==> inputs of run G <==
Design error_correction, start of the top module:
module error_correction # (
    parameter puf_sig_length     = 256,
    parameter ipid_N             = 16
)
(
    input                                clk,
    input                                rst_n,
    input        [1:0]                   pcm_instruction,
    input        [puf_sig_length-1:0]    pcm_puf_in,
    input                                pcm_puf_in_valid,
    input        [$clog2(ipid_N)-1:0]    pcm_ipid_number,
    output logic [puf_sig_length-1:0]    pcm_puf_out,
    output logic                         pcm_puf_out_valid,
    output logic                         pcm_S_c  
);  
typedef enum logic [1:0] {IDLE, PROVISION_ID, CORRECT_SIG} state_t;
state_t state_r; 
logic [(6*(puf_sig_length/16))-1:0] parity_bits [0:ipid_N-1];
wire [puf_sig_length-1:0] temp_corrected_out; 
genvar j;
generate
    for (j =0; j < puf_sig_length/16; j++) begin
        error_module errorX (.data(pcm_puf_in[((j+1)*16)-1:j*16]), .parity(parity_bits[pcm_ipid_number][((j+1)*6)-1:j*6]), .corrected_out(temp_corrected_out[((j+1)*16)-1:j*16]));
    end 
endgenerate 
always @(posedge clk) begin
    if (state_r == PROVISION_ID && pcm_puf_in_valid) begin
        for (int i = 0; i < puf_sig_length/16; i++) begin
            parity_bits[pcm_ipid_number][0+(6*i)] <= pcm_puf_in[2+(16*i)] ^ pcm_puf_in[5+(16*i)] ^ pcm_puf_in[7+(16*i)] ^ pcm_puf_in[9+(16*i)] ^ pcm_puf_in[11+(16*i)] ^ pcm_puf_in[14+(16*i)];
  ...
==> flow/config.mk <==
export PLATFORM = sky130hd
export DESIGN_NAME = error_correction
export DESIGN_NICKNAME = error_correction
export VERILOG_FILES = /design/flow/design.v
export SDC_FILE = /design/flow/constraint.sdc
export NUM_CORES = 4
export LEC_CHECK = 0
export CAP_MARGIN = 20
export CORE_MARGIN = 2
export CORE_UTILIZATION = 70
export CTS_CLUSTER_SIZE = 37
export PLACE_DENSITY = 0.6
export SETUP_SLACK_MARGIN = 0.74
export SLEW_MARGIN = 20
==> flow/constraint.sdc <==
create_clock -name core_clock -period 2.9 [get_ports {clk}]
set_input_delay 0.5800 -clock core_clock [delete_from_list [all_inputs] [get_ports {clk}]]
set_output_delay 0.5800 -clock core_clock [all_outputs]
set_load 0.01 [all_outputs]
run.sh (not shown) runs the stock make flow with config.mk's settings and CLKGATE_MAP_FILE=.
==> inputs of run M, as changes to run G <==
Settings changed: CORE_UTILIZATION 70 to 64, CTS_CLUSTER_SIZE 37 to not set, PLACE_DENSITY 0.6 to not set, SETUP_SLACK_MARGIN 0.74 to not set.
==> flow/constraint.sdc (replaced) <==
create_clock -name core_clock -period 2.15 [get_ports {clk}]
set_input_delay 0.4300 -clock core_clock [delete_from_list [all_inputs] [get_ports {clk}]]
set_output_delay 0.4300 -clock core_clock [all_outputs]
set_load 0.01 [all_outputs]
==> summary of the runs <==
- Run M finished but fails on negative setup slack. Run G stopped in global routing.
- In area after synthesis, run G and run M do not differ.
- In run M the die size is larger than in run G, by about 9%.
- Synthesized cell count is the same in run M and run G.

---

==> fjord <==
Starting RTL as in the previous note.
Design error_correction, start of the top module:
module error_correction # (
    parameter puf_sig_length     = 256,
    parameter ipid_N             = 16
)
(
    input                                clk,
    input                                rst_n,
    input        [1:0]                   pcm_instruction,
    input        [puf_sig_length-1:0]    pcm_puf_in,
    input                                pcm_puf_in_valid,
    input        [$clog2(ipid_N)-1:0]    pcm_ipid_number,
    output logic [puf_sig_length-1:0]    pcm_puf_out,
    output logic                         pcm_puf_out_valid,
    output logic                         pcm_S_c  
);  
typedef enum logic [1:0] {IDLE, PROVISION_ID, CORRECT_SIG} state_t;
state_t state_r; 
logic [(6*(puf_sig_length/16))-1:0] parity_bits [0:ipid_N-1];
wire [puf_sig_length-1:0] temp_corrected_out; 
genvar j;
generate
    for (j =0; j < puf_sig_length/16; j++) begin
        error_module errorX (.data(pcm_puf_in[((j+1)*16)-1:j*16]), .parity(parity_bits[pcm_ipid_number][((j+1)*6)-1:j*6]), .corrected_out(temp_corrected_out[((j+1)*16)-1:j*16]));
    end 
endgenerate 
always @(posedge clk) begin
    if (state_r == PROVISION_ID && pcm_puf_in_valid) begin
        for (int i = 0; i < puf_sig_length/16; i++) begin
            parity_bits[pcm_ipid_number][0+(6*i)] <= pcm_puf_in[2+(16*i)] ^ pcm_puf_in[5+(16*i)] ^ pcm_puf_in[7+(16*i)] ^ pcm_puf_in[9+(16*i)] ^ pcm_puf_in[11+(16*i)] ^ pcm_puf_in[14+(16*i)];
            parity_bits[pcm_ipid_number][1+(6*i)] <= pcm_puf_in[1+(16*i)] ^ pcm_puf_in[4+(16*i)] ^ pcm_puf_in[7+(16*i)] ^ pcm_puf_in[8+(16*i)] ^ pcm_puf_in[10+(16*i)] ^ pcm_puf_in[13+(16*i)] ^ pcm_puf_in[14+(16*i)] ^ pcm_puf_in[15+(16*i)];
            parity_bits[pcm_ipid_number][2+(6*i)] <= pcm_puf_in[0+(16*i)] ^ pcm_puf_in[4+(16*i)] ^ pcm_puf_in[5+(16*i)] ^ pcm_puf_in[6+(16*i)] ^ pcm_puf_in[9+(16*i)] ^ pcm_puf_in[10+(16*i)] ^ pcm_puf_in[11+(16*i)] ^ pcm_puf_in[12+(16*i)] ^ pcm_puf_in[14+(16*i)] ^ pcm_puf_in[15+(16*i)];
  ...
export LEC_CHECK = 0
export CAP_MARGIN = 20
export CORE_ASPECT_RATIO = 0.71
export CORE_MARGIN = 2
export CORE_UTILIZATION = 70
export CTS_CLUSTER_SIZE = 59
export PLACE_DENSITY = 0.6
export SETUP_SLACK_MARGIN = 0.83
export SLEW_MARGIN = 20
export TNS_END_PERCENT = 5
create_clock -name core_clock -period 3.11 [get_ports {clk}]
==> sierra (differences from fjord) <==
- CORE_ASPECT_RATIO: 0.71 -> unset
- CORE_UTILIZATION: 70 -> 40
- CTS_CLUSTER_SIZE: 59 -> unset
- SETUP_SLACK_MARGIN: 0.83 -> -0.24
- TNS_END_PERCENT: 5 -> unset
==> flow/constraint.sdc (replaced) <==
create_clock -name core_clock -period 3.88 [get_ports {clk}]
set_input_delay 0.7760 -clock core_clock [delete_from_list [all_inputs] [get_ports {clk}]]
set_output_delay 0.7760 -clock core_clock [all_outputs]
set_load 0.01 [all_outputs]
==> yarrow (differences from fjord) <==
- CORE_ASPECT_RATIO: 0.71 -> unset
- CTS_CLUSTER_SIZE: 59 -> 37
- SETUP_SLACK_MARGIN: 0.83 -> unset
- TNS_END_PERCENT: 5 -> unset
==> flow/constraint.sdc (replaced) <==
create_clock -name core_clock -period 2.2 [get_ports {clk}]
set_input_delay 0.4400 -clock core_clock [delete_from_list [all_inputs] [get_ports {clk}]]
set_output_delay 0.4400 -clock core_clock [all_outputs]
set_load 0.01 [all_outputs]
==> comparison table <==
| metric | fjord | sierra | yarrow |
|---|---|---|---|
| Status | aborted with a tool error | timing/DRC/antenna clean | aborted with a tool error |
| Failing step | 5_1_grt | - | 4_1_cts |
| Post-CTS Hold Buffers | 1 | 1 | - |
| Routability-driven placement congestion ratio | 0.9139 | 0.8724 | 0.9218 |
| Initial core utilization | 70.85% | 40.27% | 70.56% |
| Die height | 289.9 um | 452.8 um | 343.3 um |
| Worst slack at placement | -0.8503 ns | -0.2150 ns | -1.466 ns |
| Post-Place Cells | 7225 | 7919 | 7379 |
| CTS Buffer Depth | 3 | 3 | - |
| Resized cells post-CTS | 298 | 0 | - |
| Area of placed instances | 94880 um^2 | 92650 um^2 | 97220 um^2 |
| Die area | 117900 um^2 | 205000 um^2 | 117800 um^2 |
| Core area | 113700 um^2 | 200100 um^2 | 114200 um^2 |
| Clock tree root buffer cell | sky130_fd_sc_hd__clkbuf_16 | sky130_fd_sc_hd__clkbuf_16 | - |
| Overall die width | 406.6 um | 452.8 um | 343.3 um |
| Post-detailed-placement half-perimeter wirelength | 149700 um | 139100 um | 161100 um |
| Number of buffers inserted by post-CTS setup repair | 62 | 0 | - |

---

==> inputs of run a <==
error_correction again, from the RTL that the note above started with.
export LEC_CHECK = 0
export CAP_MARGIN = 20
export CORE_ASPECT_RATIO = 0.53
export CORE_MARGIN = 2
export CORE_UTILIZATION = 40
export CTS_CLUSTER_DIAMETER = 199
export GPL_TIMING_DRIVEN = 1
export HOLD_SLACK_MARGIN = -0.07
export MAX_ROUTING_LAYER = met4
export MIN_ROUTING_LAYER = met2
export PLACE_DENSITY_LB_ADDON = 0.06
export SLEW_MARGIN = 20
create_clock -name core_clock -period 5.0 [get_ports {clk}]
==> run b: changes against run a <==
- ABC_AREA: default -> 1
- CAP_MARGIN: 20 -> 25
- CELL_PAD_IN_SITES_GLOBAL_PLACEMENT: default -> 2
- CORE_MARGIN: 2 -> 4
- GPL_TIMING_DRIVEN: 1 -> 0
- PLACE_DENSITY_LB_ADDON: 0.06 -> default
==> run c: changes against run a <==
- CORE_ASPECT_RATIO: 0.53 -> default
- CORE_UTILIZATION: 40 -> 30
- CTS_CLUSTER_DIAMETER: 199 -> default
- GPL_TIMING_DRIVEN: 1 -> default
- HOLD_SLACK_MARGIN: -0.07 -> default
- MAX_ROUTING_LAYER: met4 -> default
- MIN_ROUTING_LAYER: met2 -> default
- PLACE_DENSITY: default -> 0.6
- PLACE_DENSITY_LB_ADDON: 0.06 -> default
==> flow/constraint.sdc (replaced) <==
create_clock -name core_clock -period 3.88 [get_ports {clk}]
set_input_delay 0.7760 -clock core_clock [delete_from_list [all_inputs] [get_ports {clk}]]
set_output_delay 0.7760 -clock core_clock [all_outputs]
set_load 0.01 [all_outputs]
==> comparison table <==
metric	run c	run a	run b
Run status	finished clean	finished clean	aborted with a tool error
Failing step	-	-	global routing
Clk_buf instances	225	211	-
Adder Area Share	0.000466	0.000466	0.000417
Met3 Routed Length	11100 um	115000 um	-
Worst path arrival time	3.89 ns	4.62 ns	-
Sw frac	0.295	0.312	-
Max-slew headroom	0.332	0.309	-
HPWL after DPL	138000 um	144000 um	292000 um
Worst path required time	4.54 ns	5.69 ns	-
Number of nets with antenna violations after routing	0	0	-
Total via count after detailed routing	45200	58300	-
Worst Path Buf+Inv	5	3	-
Maximum ir drop on the vdd rail	474 uV	244 uV	-
Slew of the pin with the lowest slew margin	0.999 ns	1.03 ns	-
Share of total power in combinational logic	0.272	0.272	-
Comb gates	2445	2445	-
Power is estimated from default activity; no workload was simulated.
